==> run a: inputs <==
==> flow/design.v <==
module SUBWAY(
    clk,
    rst_n,
    in_valid,
    init,
    in0,
    in1,
    in2,
    in3,
    out_valid,
    out
);
input clk, rst_n;
input in_valid;
input [1:0] init;
input [1:0] in0, in1, in2, in3; 
output reg       out_valid;
output reg [1:0] out;
parameter s_idle = 2'd0;
parameter s_input = 2'd1;
parameter s_cul = 2'd2;
parameter s_output = 2'd3;
genvar NN;
genvar MM;
integer i;
integer j;
parameter IDX = 9;
reg [1:0]current_state;
reg [1:0]next_state;
reg [1:0]init_pos;
reg [5:0]cnt;
reg [1:0]is_road;
reg [1:0] reg_dif;
reg [1:0]move;
wire UorD;
reg reg_UorD;
wire [1:0]dif1;
wire [1:0]dif2;
wire [1:0]dif;
reg [1:0] next_dif;
reg [1:0]next_pos;
reg [1:0]cur_pos;
reg [1:0] next_step[2:0];
wire [1:0]in_wire[3:0];
reg [1:0]in_a[IDX:0];
reg [1:0]in_b[IDX:0];
reg [1:0]in_c[IDX:0];
reg [1:0]in_d[IDX:0];
reg [1:0]out_pipe[54:0];
reg [1:0]road;
always@(posedge clk or negedge rst_n)begin
	if(!rst_n)
        current_state <= s_idle;
    else
        current_state <= next_state;
end
always@(*)begin
	case(current_state)
		s_idle: if(in_valid) next_state = s_input;
				else next_state = s_idle;
		s_input:if (cnt == 6'd7) next_state = s_cul;
				else next_state = s_input;
		s_cul:	if (cnt == 6'd62) next_state = s_output;
				else next_state = s_cul;				
		s_output: if (cnt == 6'd63) next_state = s_idle;
				else next_state = s_output;
		default: next_state = current_state;
	endcase 
end
always @(posedge clk or negedge rst_n) begin
    if(!rst_n)begin
		init_pos <= 2'd0;
    end   
    else
		case(current_state)
			s_idle: if(in_valid)begin
				init_pos <= init;
			end
			default: init_pos <= init_pos;
		endcase
end
always@(posedge clk or negedge rst_n)begin
	if(!rst_n)
        cnt <= 6'b0;
    else
		case(current_state)
			s_idle: cnt <= 6'd0;
			s_input: cnt <= cnt+6'd1;
			s_cul: if(cnt == 6'd62 ) cnt <= 6'd0;
					else cnt <= cnt+6'd1;
			s_output: if(cnt == 6'd63) cnt <= 6'd0;
					else cnt <= cnt+6'd1;
			default: cnt <= cnt;
		endcase
end
always@(posedge clk or negedge rst_n)begin
	if(!rst_n)
        out_valid <= 1'b0;
    else
		case(current_state)
			s_idle: out_valid <= 1'd0;
			s_input: out_valid <= 1'd0;
			s_output: 
				if(cnt == 6'd63) out_valid <= 1'd0;
				else   out_valid <= 1'd1;
			default: out_valid <= 1'd0;
		endcase
end
assign UorD = (cur_pos < road)?1'd0: 1'd1;  
assign dif1 = (cur_pos < road)?road: cur_pos;  
assign dif2 = (cur_pos < road)?cur_pos: road;
assign dif = dif1 - dif2;
always @(posedge clk or negedge rst_n) begin
	if(!rst_n)begin
        reg_UorD <= 2'd0;
    end 
	else begin
		reg_UorD <= UorD;
	end
end
always@(*)begin
	case(cur_pos)
	2'd0: begin
		next_step[0] = 2'b11;
		next_step[1] = in_a[1];
		next_step[2] = in_b[1];
	end
	2'd1: begin
		next_step[0] = in_a[1];
		next_step[1] = in_b[1];
		next_step[2] = in_c[1];
	end
	2'd2: begin
		next_step[0] = in_b[1];
		next_step[1] = in_c[1];
		next_step[2] = in_d[1];
	end
	2'd3: begin
		next_step[0] = in_c[1];
		next_step[1] = in_d[1];
		next_step[2] = 2'b11;
	end
	default: begin
		next_step[0] = in_c[1];
		next_step[1] = in_d[1];
		next_step[2] = 2'b11;
	end
	endcase
end
always@(*)begin
	if (dif != 2'd0) begin
		case(reg_UorD)
		1'd0: 
			case(next_step[2])
			2'd0: move = 2'b01;
			2'd1,
			2'd2,
			2'd3: 
				case(next_step[1])
				2'd0,
				2'd2: move = 2'd0;
				2'd1: move = 2'b11;
				default: move = 2'b0;
				endcase
			default: move = 2'b0;
			endcase
		1'd1: 
			case(next_step[0])
			2'd0: move = 2'b10;
			2'd1,
			2'd2,
			2'd3: 
				case(next_step[1])
				2'd0,
				2'd2: move = 2'd0;
				2'd1: move = 2'b11;
				default: move = 2'b0;
				endcase
			default: move = 2'b0;
			endcase
		default: move = 2'b0;
		endcase
	end
	else begin
		case(next_step[1])
		2'd0,
		2'd2: move = 2'd00;
		2'd1: move = 2'b11;
		default: move = 2'd0;  
		endcase
	end
end
always@(*)begin
	case(cur_pos)
	2'd0:begin
		case (move) 
		2'd1:
			next_pos = 2'd1;
		default:
			next_pos = 2'd0;
		endcase
	end 
	2'd1:begin
		case (move) 
		2'd1:
			next_pos = 2'd2;
		2'd2:
			next_pos = 2'd0;
		default:
			next_pos = 2'd1;
		endcase
	end
	2'd2:begin
		case (move) 
		2'd1:
			next_pos = 2'd3;
		2'd2:
			next_pos = 2'd1;
		default:
			next_pos = 2'd2;
		endcase
	end
	2'd3:begin
		case (move) 
		2'd2:
			next_pos = 2'd2;
		default:
			next_pos = 2'd3;
		endcase
	end
	default:next_pos = cur_pos;
	endcase
end
always@(*)begin
	if (in_b[8] == 2'd0)begin
		is_road = 2'd1;
	end
	else if (in_c[8] == 2'd0)begin
		is_road = 2'd2;
	end
	else if (in_a[8] == 2'd0)begin
		is_road = 2'd0;
	end
	else if (in_d[8] == 2'd0)begin
		is_road = 2'd3;
	end
	else begin
		is_road = 2'd1;
	end
end
always@(posedge clk)begin
	if(!rst_n)begin
        road <= 2'd0;
    end 
	else begin
		case(cnt[2:0])
		3'd0: 
			road <= is_road;
		default: road <= road;
		endcase
	end
end
always @(posedge clk or negedge rst_n) begin
	if(!rst_n)begin
        cur_pos <= 2'd0;
    end 
	else begin
		case(current_state)
		s_idle: cur_pos <= 2'd0;
		s_input: cur_pos <= init_pos;
		s_cul,
		s_output: cur_pos <= next_pos;
		default: cur_pos <= cur_pos;
		endcase
	end
end
always @(posedge clk or negedge rst_n) begin
	if(!rst_n)begin
        out <= 2'd0;
    end 
	else begin
		case(current_state)
		s_idle: out <= 2'd0;
		s_input: out <= 2'd0;
		s_output: 
			if(cnt == 6'd63) out <= 2'd0;
			else out <= out_pipe[0]; 
		default: out <= 2'd0;
		endcase
	end
end
always @(posedge clk or negedge rst_n) begin
	if(!rst_n)begin
		for (i=0; i<55; i=i+1)begin
			out_pipe[i]<=2'd0; 
		end
    end 
	else begin
		case(current_state)
		s_idle: begin
			for (i=0; i<55; i=i+1)begin
				out_pipe[i]<=2'd0; 
			end
		end
		s_output,
		s_cul: begin
			out_pipe[54] <= move;
			for (i=0; i<54; i=i+1)begin
				out_pipe[i]<=out_pipe[i+1]; 
			end
		end
		default: begin
			for (i=0; i<55; i=i+1)begin
				out_pipe[i]<=2'd0; 
			end
		end
		endcase
	end
end
always @(posedge clk or negedge rst_n) begin
    if(!rst_n)begin
        for (i = 0; i<IDX; i=i+1)begin
			in_a[i]<=2'd0;
		end
    end   
    else
		case(current_state)
			s_idle: if(in_valid)begin
						in_a[IDX-1]<=in0;
						for (i = 0; i<IDX-1; i=i+1)begin
							in_a[i]<=in_a[i+1];
						end
					end
					else begin 
						for (i = 0; i<IDX; i=i+1)begin
							in_a[i]<=in_a[i];
						end
					end
			s_input,
			s_cul:if(in_valid)begin
						in_a[IDX-1]<=in0;
						for (i = 0; i<IDX-1; i=i+1)begin
							in_a[i]<=in_a[i+1];
						end
					end
					else begin 
						for (i = 0; i<IDX; i=i+1)begin
							in_a[i]<=in_a[i];
						end
					end
			s_output:begin
				if(in_valid)begin
					in_a[IDX-1]<= in0;
				end
				else begin
					in_a[IDX-1]<= 2'd0;
				end
				for (i = 0; i<IDX-1; i=i+1)begin
					in_a[i]<=in_a[i+1];
				end
			end
			default: begin 
						for (i = 0; i<IDX; i=i+1)begin
							in_a[i]<=in_a[i];
						end
					end
		endcase
end
always @(posedge clk or negedge rst_n) begin
    if(!rst_n)begin
        for (i = 0; i<IDX; i=i+1)begin
			in_b[i]<=2'd0;
		end
    end   
    else
		case(current_state)
			s_idle: if(in_valid)begin
						in_b[IDX-1]<=in1;
						for (i = 0; i<IDX-1; i=i+1)begin
							in_b[i]<=in_b[i+1];
						end
					end
					else begin 
						for (i = 0; i<IDX; i=i+1)begin
							in_b[i]<=in_b[i];
						end
					end
			s_input,
			s_cul:if(in_valid)begin
						in_b[IDX-1]<=in1;
						for (i = 0; i<IDX-1; i=i+1)begin
							in_b[i]<=in_b[i+1];
						end
					end
					else begin 
						for (i = 0; i<IDX; i=i+1)begin
							in_b[i]<=in_b[i];
						end
					end
			s_output:begin
				if(in_valid)begin
					in_b[IDX-1]<= in1;
				end
				else begin
					in_b[IDX-1]<= 2'd0;
				end
				for (i = 0; i<IDX-1; i=i+1)begin
					in_b[i]<=in_b[i+1];
				end
			end
			default: begin 
						for (i = 0; i<IDX; i=i+1)begin
							in_b[i]<=in_b[i];
						end
					end
		endcase
end
always @(posedge clk or negedge rst_n) begin
    if(!rst_n)begin
        for (i = 0; i<IDX; i=i+1)begin
			in_c[i]<=2'd0;
		end
    end   
    else
		case(current_state)
			s_idle: if(in_valid)begin
						in_c[IDX-1]<=in2;
						for (i = 0; i<IDX-1; i=i+1)begin
							in_c[i]<=in_c[i+1];
						end
					end
					else begin 
						for (i = 0; i<IDX; i=i+1)begin
							in_c[i]<=in_c[i];
						end
					end
			s_input,
			s_cul:if(in_valid)begin
						in_c[IDX-1]<=in2;
						for (i = 0; i<IDX-1; i=i+1)begin
							in_c[i]<=in_c[i+1];
						end
					end
					else begin 
						for (i = 0; i<IDX; i=i+1)begin
							in_c[i]<=in_c[i];
						end
					end
			s_output:begin
				if(in_valid)begin
					in_c[IDX-1]<= in2;
				end
				else begin
					in_c[IDX-1]<= 2'd0;
				end
				for (i = 0; i<IDX-1; i=i+1)begin
					in_c[i]<=in_c[i+1];
				end
			end
			default: begin 
						for (i = 0; i<IDX; i=i+1)begin
							in_c[i]<=in_c[i];
						end
					end
		endcase
end
always @(posedge clk or negedge rst_n) begin
    if(!rst_n)begin
        for (i = 0; i<IDX; i=i+1)begin
			in_d[i]<=2'd0;
		end
    end   
    else
		case(current_state)
			s_idle: if(in_valid)begin
						in_d[IDX-1]<=in3;
						for (i = 0; i<IDX-1; i=i+1)begin
							in_d[i]<=in_d[i+1];
						end
					end
					else begin 
						for (i = 0; i<IDX; i=i+1)begin
							in_d[i]<=in_d[i];
						end
					end
			s_input,
			s_cul:if(in_valid)begin
						in_d[IDX-1]<=in3;
						for (i = 0; i<IDX-1; i=i+1)begin
							in_d[i]<=in_d[i+1];
						end
					end
					else begin 
						for (i = 0; i<IDX; i=i+1)begin
							in_d[i]<=in_d[i];
						end
					end
			s_output:begin
				if(in_valid)begin
					in_d[IDX-1]<= in3;
				end
				else begin
					in_d[IDX-1]<= 2'd0;
				end
				for (i = 0; i<IDX-1; i=i+1)begin
					in_d[i]<=in_d[i+1];
				end
			end
			default: begin 
						for (i = 0; i<IDX; i=i+1)begin
							in_d[i]<=in_d[i];
						end
					end
		endcase
end
endmodule
==> flow/run.sh <==
#!/bin/bash
# the make line also repeats each setting of config.mk as NAME=value (left out here)
make -C /OpenROAD-flow-scripts/flow DESIGN_CONFIG=/design/flow/config.mk WORK_HOME=/design/flow/orfs CLKGATE_MAP_FILE= finish
==> flow/config.mk <==
export PLATFORM = sky130hd
export DESIGN_NAME = SUBWAY
export DESIGN_NICKNAME = SUBWAY
export VERILOG_FILES = /design/flow/design.v
export SDC_FILE = /design/flow/constraint.sdc
export NUM_CORES = 4
export LEC_CHECK = 0
export ABC_AREA = 1
export CAP_MARGIN = 20
export CORE_MARGIN = 2
export CORE_UTILIZATION = 72
export CTS_CLUSTER_DIAMETER = 238
export CTS_CLUSTER_SIZE = 25
export PLACE_DENSITY_LB_ADDON = 0.14
export SLEW_MARGIN = 20
==> flow/constraint.sdc <==
create_clock -name core_clock -period 2.27 [get_ports {clk}]
set_input_delay 0.4540 -clock core_clock [delete_from_list [all_inputs] [get_ports {clk}]]
set_output_delay 0.4540 -clock core_clock [all_outputs]
set_load 0.01 [all_outputs]
==> run b (differences from run a) <==
ABC_AREA = unset   (was 1)
CORE_UTILIZATION = 68   (was 72)
CTS_CLUSTER_DIAMETER = unset   (was 238)
CTS_CLUSTER_SIZE = unset   (was 25)
PLACE_DENSITY_LB_ADDON = unset   (was 0.14)
==> flow/constraint.sdc (replaced) <==
create_clock -name core_clock -period 2.32 [get_ports {clk}]
set_input_delay 0.4640 -clock core_clock [delete_from_list [all_inputs] [get_ports {clk}]]
set_output_delay 0.4640 -clock core_clock [all_outputs]
set_load 0.01 [all_outputs]
==> run c (differences from run a) <==
CORE_UTILIZATION = 62   (was 72)
CTS_CLUSTER_DIAMETER = unset   (was 238)
CTS_CLUSTER_SIZE = unset   (was 25)
PLACE_DENSITY_LB_ADDON = unset   (was 0.14)
==> flow/constraint.sdc (replaced) <==
create_clock -name core_clock -period 1.76 [get_ports {clk}]
set_input_delay 0.3520 -clock core_clock [delete_from_list [all_inputs] [get_ports {clk}]]
set_output_delay 0.3520 -clock core_clock [all_outputs]
set_load 0.01 [all_outputs]
==> comparison table <==
quantity	run a	run c	run b
Status	finished clean	finished with violations	finished with violations
Layout check failures	-	negative setup slack	negative setup slack
Post-Layout Cell Count	907	927	673
Area fraction in compound gates	0.0642	0.0642	0.0306
Net count after synthesis	762	762	518
Data required time at the worst endpoint	2.74 ns	2.05 ns	2.71 ns
Net Sw Power	2.55 mW	3.14 mW	2.19 mW
Area of the multi-input gates	1610 um^2	1690 um^2	2120 um^2
Flop area	4850 um^2	4850 um^2	4850 um^2
Number of detailed-route iterations in the first pass	5	4	4
Fraction of cell area in non-clock buffers	0.0400	0.0495	0.0367
Relative slew slack	0.574	0.697	0.629
Launch instance of the worst register-to-register path	cur_pos[0]	cur_pos[1]	cur_pos[1]
Count of distinct cell types in the synthesized netlist	30	30	48
Sequential fraction of total cell area	0.589	0.581	0.600
Met2 wire length	7220 um	5310 um	5180 um
Post-Syn Area	7230 um^2	7230 um^2	7030 um^2
Clock buffer instance count of the final layout	23	20	24
Final core utilization	0.842	0.731	0.793
Synthesized-area fraction occupied by and/or/nand/nor cells	0.137	0.137	0.142
Core ar.	9770 um^2	11400 um^2	10200 um^2
Power and IR drop assume default switching activity.
